==> inputs of exp/sierra <==
==> flow/design.v <==
`timescale 1ns/10ps
module CannyEdge(dAddrRegRow, dAddrRegCol, bWE, bCE, InData, OutData,
	OPMode, bOPEnable, dReadReg, dWriteReg,	clk, rst_b);
	input 	[2:0]						dAddrRegRow, dAddrRegCol;  
	input									bWE, bCE;  
	input 	[8-1:0] 	InData;
	output 	[8-1:0] 	OutData;
	reg     	[8-1:0] 	OutData;
	input 	[2:0]						OPMode;   
	input 								bOPEnable;  
	input 	[3:0]						dReadReg, dWriteReg;
	input									clk, rst_b;
	reg   [8-1:0]			regX[0:24];	 
	reg 	[8-1:0]			regY[0:24];	 
	reg 	[8-1:0]			regZ[0:24];	 
	wire 	[8-1:0]			gf[0:24];	 
	wire signed [31:0]	sobelX[0:8]; 
	wire signed [31:0]	sobelY[0:8]; 
	reg 	[8-1:0]			Out_gf, Out_gradient, Out_direction, Out_bThres;
	parameter 							dThresHigh = 15;
	parameter							dThresLow = 10;
	reg 		[31:0]					tpSum, Sum;
	reg		[1:0]						IntSignal;
	reg signed	 	[31:0] 			Gx, Gy, fGx, fGy, Gxadd, Gyadd, Gxyadd, fGx_t;
	reg signed	[1:0]					dx, dy;
	integer 								i, j, k;
	assign gf[0] =1;  assign gf[1] =3;  assign gf[2]=4;   assign gf[3]=3;   assign gf[4]=1;
	assign gf[5] =3;  assign gf[6] =7;  assign gf[7]=10;  assign gf[8]=7;   assign gf[9]=3;
	assign gf[10]=4;  assign gf[11]=10; assign gf[12]=16; assign gf[13]=10; assign gf[14]=4;
	assign gf[15]=3;  assign gf[16]=7;  assign gf[17]=10; assign gf[18]=7;  assign gf[19]=3;
	assign gf[20]=1;  assign gf[21]=3;  assign gf[22]=4;  assign gf[23]=3;  assign gf[24]=1;
	assign sobelX[0]=-1;	assign sobelX[1]=0; assign sobelX[2]=1;
	assign sobelX[3]=-2;	assign sobelX[4]=0; assign sobelX[5]=2;
	assign sobelX[6]=-1;	assign sobelX[7]=0; assign sobelX[8]=1;
	assign sobelY[0]=1;	assign sobelY[1]=2; assign sobelY[2]=1;
	assign sobelY[3]=0;	assign sobelY[4]=0; assign sobelY[5]=0;
	assign sobelY[6]=-1;	assign sobelY[7]=-2; assign sobelY[8]=-1;
	always @(posedge clk or negedge rst_b)
		begin
			if(!rst_b)
				IntSignal <= 2'b00;
			else if(bCE==1'b0)
				IntSignal <= IntSignal;
			else if(bOPEnable==1'b1)
				IntSignal <= 2'b00;
			else if(OPMode == 0)
				IntSignal <= (IntSignal == 2'b00) ? 2'b01 : (IntSignal == 2'b01) ? 2'b00 : IntSignal;
			else if(OPMode == 1)
				IntSignal <= IntSignal + 2'b01;
			else if(OPMode == 2 || OPMode == 3)
				IntSignal <= (IntSignal == 2'b00) ? 2'b01 : (IntSignal == 2'b01) ? 2'b00 : IntSignal;
			else
				IntSignal <= IntSignal;
		end
	always @(posedge clk)
		begin
			if(!rst_b) 
				begin
				end
			else if(bCE==1'b0 && bWE==1'b0) 
				begin
					if(dWriteReg == 0)
						regX[dAddrRegRow*5+dAddrRegCol] <= InData;
					else if(dWriteReg == 1)
						regY[dAddrRegRow*5+dAddrRegCol] <= InData;
					else if(dWriteReg == 2)
						regZ[dAddrRegRow*5+dAddrRegCol] <= InData;
				end
			else if(bCE==1'b0 && bWE==1'b1)
				begin
					if(dReadReg == 0)
						OutData <= Out_gf;
					else if(dReadReg == 1)
						OutData <= Out_gradient;
					else if(dReadReg == 2)
						OutData <= Out_direction;
					else if(dReadReg == 3)
						OutData <= regX[dAddrRegRow*5+dAddrRegCol];
					else if(dReadReg == 4)
						OutData <= Out_bThres;
				end
			else
				begin
					if(bOPEnable==1'b0)
						begin
							if(OPMode == 0)
								begin
									if(IntSignal == 2'b00)	
										begin
											tpSum = 0;
											for(i=0; i<25; i=i+1)
												begin
													Sum = regX[i]*gf[i];
													tpSum = tpSum + Sum;
												end
										end
									else if(IntSignal == 2'b01) 
										begin
										 Out_gf <= (tpSum>>7);
										end
									else 
										begin
											Out_gf <= Out_gf;
										end
								end
							else if(OPMode == 1)
								begin
									if(IntSignal == 2'b00)	
										begin
											Gx = 0;
											Gy = 0;
											for (j=0; j<3; j=j+1)
												for (k=0; k<3; k=k+1)
													begin
														Gxadd = regX[j*5+k]*sobelX[j*3+k];
														Gx = Gx + Gxadd;
														Gyadd = regX[j*5+k]*sobelY[j*3+k];
														Gy = Gy + Gyadd;
													end 
										end
									else if(IntSignal == 2'b01) 
										begin
											if(Gx<0 && Gy<0)
												begin
													Gxyadd = (-Gx) + (-Gy);
												end
											else if(Gx>0 && Gy<0)
												begin
													Gxyadd = Gx + (-Gy);
												end
											else if(Gx<0 && Gy>0)
												begin
													Gxyadd = (-Gx) + Gy;
												end
											else 
												begin
													Gxyadd = Gx + Gy;
												end
											if(Gxyadd < 0)	Gxyadd = -Gxyadd;
											Out_gradient <= (Gxyadd>>3);
										end	
									else if(IntSignal == 2'b10) 
										begin
											if(Gy < 0)
												begin
													fGx <= -Gx;
													fGy <= -Gy;
												end
											else
												begin
													fGx <= Gx;
													fGy <= Gy;
												end
										end
									else if(IntSignal == 2'b11) 
										begin
											if(fGx >= 0)
												begin
													fGx_t = (5*fGx)>>1;
													if(fGx_t < 0) fGx_t = -fGx_t;
													if(fGy <= (fGx>>1))
														begin
															Out_direction <= 0;
														end
													else if(fGy <= fGx_t)
														begin
															Out_direction <= 45;
														end
													else
														begin
															Out_direction <= 90;
														end
												end
											else  
												begin
													fGx_t = ((-5)*fGx)>>1;
													if(fGx_t < 0) fGx_t = -fGx_t;
													if(fGy <= ((-fGx)>>1))
														begin
															Out_direction <= 0;
														end
													else if(fGy <= fGx_t)
														begin
															Out_direction <= 135;
														end
													else
														begin
															Out_direction <= 90;
														end
												end
										end
								end
							else if(OPMode == 2)
								begin
									if(IntSignal == 2'b00) 
										begin
											if(regY[6] == 0)
												begin
													dx <= 1;
													dy <= 0;
												end
											else if(regY[6] == 45)
												begin
													dx <= 1;
													dy <= -1;
												end
											else if(regY[6] == 90)
												begin
													dx <= 0;
													dy <= -1;
												end
											else 
												begin
													dx <= -1;
													dy <= -1;
												end
										end
									else if(IntSignal == 2'b01) 
										begin
											if(regX[6]>=regX[(1+dy)*5+dx+1] && regX[6]>=regX[(1-dy)*5-dx+1])
												begin
													regX[(1+dy)*5+dx+1] <= 0;
													regX[(1-dy)*5-dx+1] <= 0;
												end
											else
												begin
													regX[6] <= 0;
												end
										end
								end
							else if(OPMode == 3)
								begin
									if(IntSignal == 2'b00) 
										begin
											if(regY[6] == 0)
												begin
													dx <= 0;
													dy <= -1;
												end
											else if(regY[6] == 45)
												begin
													dx <= -1;
													dy <= -1;
												end
											else if(regY[6] == 90)
												begin
													dx <= 1;
													dy <= 0;
												end
											else 
												begin
													dx <= 1;
													dy <= -1;
												end
										end	
									else if(IntSignal == 2'b01) 
										begin
											if(regX[6] >= dThresHigh)		 
												Out_bThres <= 1;
											else if(regX[6] <= dThresLow)		 
												Out_bThres <= 0;
											else					 
												begin
													if(regX[6-5*dy-dx] >= dThresHigh || regX[6+5*dy+dx] >= dThresHigh)
														Out_bThres <= 1;
													else if(regZ[6-5*dy-dx] == 1 || regZ[6+5*dy+dx] == 1)
														Out_bThres <= 1;
													else
														Out_bThres <= 0;
												end
										end
								end
						end	
				end  
		end
endmodule
==> flow/run.sh <==
#!/bin/bash
# the make line also repeats each setting of config.mk as NAME=value (left out here)
make -C /OpenROAD-flow-scripts/flow DESIGN_CONFIG=/design/flow/config.mk WORK_HOME=/design/flow/orfs CLKGATE_MAP_FILE= finish
==> flow/config.mk <==
export PLATFORM = sky130hd
export DESIGN_NAME = CannyEdge
export DESIGN_NICKNAME = CannyEdge
export VERILOG_FILES = /design/flow/design.v
export SDC_FILE = /design/flow/constraint.sdc
export NUM_CORES = 4
export LEC_CHECK = 0
export CAP_MARGIN = 20
export CORE_MARGIN = 2
export CORE_UTILIZATION = 40
export MAX_ROUTING_LAYER = met4
export PLACE_DENSITY = 0.6
export SLEW_MARGIN = 20
==> flow/constraint.sdc <==
create_clock -name core_clock -period 17.9 [get_ports {clk}]
set_input_delay 3.5800 -clock core_clock [delete_from_list [all_inputs] [get_ports {clk}]]
set_output_delay 3.5800 -clock core_clock [all_outputs]
set_load 0.01 [all_outputs]
==> exp/xenon (differences from exp/sierra) <==
--- a/flow/config.mk
+++ b/flow/config.mk
@@ -7,7 +7,10 @@
 export LEC_CHECK = 0
 export CAP_MARGIN = 20
+export CORE_ASPECT_RATIO = 0.99
 export CORE_MARGIN = 2
-export CORE_UTILIZATION = 40
+export CORE_UTILIZATION = 72
+export CTS_CLUSTER_DIAMETER = 94
+export HOLD_SLACK_MARGIN = -0.06
 export MAX_ROUTING_LAYER = met4
-export PLACE_DENSITY = 0.6
+export SETUP_SLACK_MARGIN = 0.46
 export SLEW_MARGIN = 20
==> flow/constraint.sdc (replaced) <==
create_clock -name core_clock -period 8.77 [get_ports {clk}]
set_input_delay 1.7540 -clock core_clock [delete_from_list [all_inputs] [get_ports {clk}]]
set_output_delay 1.7540 -clock core_clock [all_outputs]
set_load 0.01 [all_outputs]
==> exp/quartz (differences from exp/sierra) <==
--- a/flow/config.mk
+++ b/flow/config.mk
@@ -6,8 +6,10 @@
 export NUM_CORES = 4
 export LEC_CHECK = 0
-export CAP_MARGIN = 20
+export CAP_MARGIN = 5
+export CORE_ASPECT_RATIO = 0.71
 export CORE_MARGIN = 2
-export CORE_UTILIZATION = 40
+export CORE_UTILIZATION = 72
+export CTS_CLUSTER_DIAMETER = 135
 export MAX_ROUTING_LAYER = met4
-export PLACE_DENSITY = 0.6
+export SETUP_SLACK_MARGIN = 0.46
 export SLEW_MARGIN = 20
==> flow/constraint.sdc (replaced) <==
create_clock -name core_clock -period 8.55 [get_ports {clk}]
set_input_delay 1.7100 -clock core_clock [delete_from_list [all_inputs] [get_ports {clk}]]
set_output_delay 1.7100 -clock core_clock [all_outputs]
set_load 0.01 [all_outputs]
==> qor summary <==
quantity	exp/quartz	exp/xenon	exp/sierra
Synth-to-Final Area Change	10.9%	11.0%	8.11%
Final layout net count	8315	8289	8069
DRT Wirelength	215000 µm	237000 µm	213000 µm
First-pass GRT wire length	319000 µm	341000 µm	322000 µm
Clock skew	0.0698 ns	0.0657 ns	0.0471 ns
Reg-to-reg critical path endpoint	Gy[27]$_DFFE_PP_	Gy[27]$_DFFE_PP_	Gy[26]$_DFFE_PP_
Part of the total power dissipated in the clock network	0.221	0.250	0.249
Wire length per cell	26.5 µm	29.2 µm	24.1 µm
Die H	262 µm	309 µm	415 µm
Number of cells on the worst reg-to-reg path	39	40	38
Part of the total power dissipated in sequential elements	0.252	0.248	0.275
Post-Layout Cell Count	8127	8108	8835
Result of the run	failed layout checks	failed layout checks	timing/DRC/antenna clean
Violated checks	setup timing	setup timing	-
Layout Utilization	0.808	0.808	0.436
Portion of total power attributed to combinational logic	0.527	0.502	0.476
Register clock-pin slew on the reported worst setup and hold paths	0.07 ns	0.07 ns	0.06 ns
Cell with the biggest individual delay on the critical path	fa_2	fa_1	fa_1
Hold_sp	tpSum[14]$_DFFE_PP_	tpSum[11]$_DFFE_PP_	tpSum[14]$_DFFE_PP_
OpenROAD warning count	85	85	80
Combinational share of cell area	0.629	0.627	0.630
Estimated wirelength of the detail-placed design	166000 µm	174000 µm	172000 µm
Post-layout period usage of the worst path	1.07	1.10	0.570
Sw Share	0.429	0.425	0.420
Clock network contribution to total cell area	0.0309	0.0358	0.0325
Power figures rest on the tool's default switching activity, not on a simulated workload.
